==> flow/design.v (excerpt) <==
module fp_mul(clk, op1, op2, result, under, over);
input wire clk;
input wire [15:0] op1, op2;
output reg [15:0] result;
output reg under, over;
reg [15:0] op1reg, op2reg;
wire [21:0] signew;
wire [4:0] expnew;
wire signnew;
wire [15:0] fp_result;
wire fp_under, fp_over;
always @(posedge clk)
begin
	op1reg <= op1;
	op2reg <= op2;
	result <= fp_result;
	under <= fp_under;
	over <= fp_over;
end
fp1 stage1(.sig1(op1reg[10:0]), .sig2(op2reg[10:0]), .exp1(op1reg[14:11]), .exp2(op2reg[14:11]),
	.sign1(op1reg[15]), .sign2(op2reg[15]), .signew(signew), .expnew(expnew), .signnew(signnew));
fp2 stage2(.sig(signew), .exp(expnew), .sign(signnew), .fp_result(fp_result), .under(fp_under), .over(fp_over));
endmodule
Size in the first run: about 50 flip-flops, ~51 I/O pins, about 5700 sq um of cells after synthesis.
Settings: LEC_CHECK=0, ABC_AREA=1, CAP_MARGIN=20, CORE_ASPECT_RATIO=0.5, CORE_MARGIN=2, CORE_UTILIZATION=47, CTS_CLUSTER_DIAMETER=347, CTS_CLUSTER_SIZE=98, HOLD_SLACK_MARGIN=-0.07, PLACE_DENSITY=0.35, SETUP_SLACK_MARGIN=-0.21, SLEW_MARGIN=20; clock period 5.3 ns.
run.sh (not shown) runs the stock make flow with config.mk's settings and CLKGATE_MAP_FILE=.
Next try:
--- a/flow/config.mk
+++ b/flow/config.mk
@@ -10,9 +10,8 @@
 export CORE_ASPECT_RATIO = 0.5
 export CORE_MARGIN = 2
-export CORE_UTILIZATION = 47
+export CORE_UTILIZATION = 40
 export CTS_CLUSTER_DIAMETER = 347
 export CTS_CLUSTER_SIZE = 98
 export HOLD_SLACK_MARGIN = -0.07
-export PLACE_DENSITY = 0.35
 export SETUP_SLACK_MARGIN = -0.21
 export SLEW_MARGIN = 20
Effect:
- critical path depth is higher by 1
- final area goes up by 0.30%
- wire length barely changes
- cell count came out higher by 2.6%
- worst hold slack gets better by 0.0037 ns
- first-iteration DRC count came out higher by 18%
- worst setup slack gets better by 0.040 ns
- register-to-register slack improved by 0.04 ns
- global-route usage came out lower by 3.1 points
Next try:
==> flow/config.mk (replaced) <==
export PLATFORM = sky130hd
export DESIGN_NAME = fp_mul
export DESIGN_NICKNAME = fp_mul
export VERILOG_FILES = /design/flow/design.v
export SDC_FILE = /design/flow/constraint.sdc
export NUM_CORES = 4
export LEC_CHECK = 0
export CAP_MARGIN = 5
export CELL_PAD_IN_SITES_DETAIL_PLACEMENT = 1
export CORE_ASPECT_RATIO = 1.12
export CORE_MARGIN = 3
export CORE_UTILIZATION = 69
export CTS_CLUSTER_DIAMETER = 166
export MIN_ROUTING_LAYER = met2
export PLACE_DENSITY_LB_ADDON = 0.21
export SLEW_MARGIN = 35
export TNS_END_PERCENT = 75
Effect: Now the flow did not get past 3_5_place_dp; synthesized area went down by 6.3%; die area goes down by 42%; synthesized cell count drops by 24%.
Next try:
==> flow/config.mk (replaced) <==
export PLATFORM = sky130hd
export DESIGN_NAME = fp_mul
export DESIGN_NICKNAME = fp_mul
export VERILOG_FILES = /design/flow/design.v
export SDC_FILE = /design/flow/constraint.sdc
export NUM_CORES = 4
export LEC_CHECK = 0
export CAP_MARGIN = 20
export CORE_MARGIN = 2
export CORE_UTILIZATION = 40
export SLEW_MARGIN = 20
Outcome:
- Now the flow passed the timing, design-rule and antenna checks
- synthesized cell count does not change
- die area rose by 62%
- synthesized area stays the same

== run 1 ==
fp_mul again, from the RTL that the note above started with.
clock: 7.58 ns
lec_check: 0
cap_margin: 20
cell_pad_in_sites_detail_placement: 0
core_aspect_ratio: 0.89
core_margin: 6
core_utilization: 59
max_routing_layer: met5
min_routing_layer: met2
place_density: 0.55
setup_slack_margin: 0.26
slew_margin: 15
tns_end_percent: 95
Run 1 reached the end of the flow, and the finished layout is clean on the timing, design-rule and antenna checks.
Setup changes, run 1 to run 2
Settings: CORE_UTILIZATION now 65, was 59; CELL_PAD_IN_SITES_DETAIL_PLACEMENT no longer set, was 0; SETUP_SLACK_MARGIN no longer set, was 0.26; TNS_END_PERCENT no longer set, was 95; CORE_MARGIN now 2, was 6; SLEW_MARGIN now 20, was 15; CORE_ASPECT_RATIO no longer set, was 0.89; ABC_AREA now 1, previously not set; MIN_ROUTING_LAYER no longer set, was met2; MAX_ROUTING_LAYER no longer set, was met5; PLACE_DENSITY no longer set, was 0.55; the clock period (ns, I/O delays scaled along) now 5.83, was 7.58.
Results
Count of non-CTS inverters in the layout is higher on run 2
Run 2 vs run 1: area figure in the yosys stat output up by a few percent
Re share of synthesized area occupied by flip-flops and latches: run 2 is 1.2 points down on run 1.
Looking at capture point of the worst path, the under result is from run 2; the result[3] one comes from run 1.
Delta (run 2 minus run 1): via count went down by 702; sequential share of layout area went down by 0.85 points; wire length of the first global-routing pass went up by about 6.4%; routed wire length went up by 1.1%.
Here is what was changed in the inputs of run 3 compared with run 2.
Settings: CORE_UTILIZATION now 58, was 65; ABC_AREA no longer set, was 1; SETUP_SLACK_MARGIN now 1.02, previously not set; the clock period (ns, I/O delays scaled along) now 3.9, was 5.83.
[summary]
In run 3 the implementation completed, yet the final layout does not meet the checks, the culprit being negative setup slack.
Taking run 2 as the reference, in run 3 required time at the endpoint of the critical path down 1.94 ns; sequential share of layout area went down by 1.4 points; post-synth design cell area lost 6.3%; logic depth of the worst setup path including buffers down 3; power in sequential cells rose about 45%.
Changes observed in run 3 relative to run 2: post-CTS setup buffer count +11, area of the core region up about 5.5%, final standard cell count with taps included and fillers excluded now smaller, final cycle utilization of the critical path climbed 40 points, standard-cell row count picked up an extra 1.
Register-to-register slack: run 3 worse than run 2
## Diff of input files: run 4 against run 3
Settings: setting PLACE_DENSITY to 0.67 for the first time; changing CORE_UTILIZATION from 58 to 68; changing CAP_MARGIN from 20 to 5.
Results
- Comparing run 4 and run 3, the higher effective utilization at floorplan is on run 4.
- In run 4 relative to run 3, cell area after placement had gone down slightly.
- Re share of the synthesized netlist area taken by xor and xnor gates: no difference whatsoever between run 4 and run 3.
- In the metrics for run 4 and run 3, the one carrying the higher die width is run 3.
- Run 4 ends up with a placement row count that is about 9% lower than in run 3.
- Run 4 ended up with a higher post-CTS setup buffer count than run 3 did.
- The flow ended early for run 4: it failed with a tool error in 5_1_grt.
- Run 4 does better than run 3 on overall die area.
Here is what was changed in the inputs of run 5 compared with run 4.
Settings: setting CTS_CLUSTER_SIZE to 100 for the first time; removing PLACE_DENSITY (formerly 0.67); removing SETUP_SLACK_MARGIN (formerly 1.02); changing CAP_MARGIN from 5 to 20; changing CORE_UTILIZATION from 68 to 72; setting ABC_AREA to 1 for the first time; changing the clock period (ns, I/O delays scaled along) from 3.9 to 4.82.
## What came out
Run 5 finished every stage; the final checks, however, were not passed, the failures being negative setup slack. Run 4 -> run 5: post-cts hold-fix buffer tally delta 0, exact match. Half-perimeter wire length of the detailed placement result: run 5 vs run 4 up 1.6 mm. Comparing run 4 and run 5, the higher total core area is on run 5. When run 5 is set beside run 4, its post-synthesis mux area share turns out to be 1.0 points smaller. Die area for run 5 is higher than for run 4.
Power and IR drop assume default switching activity.
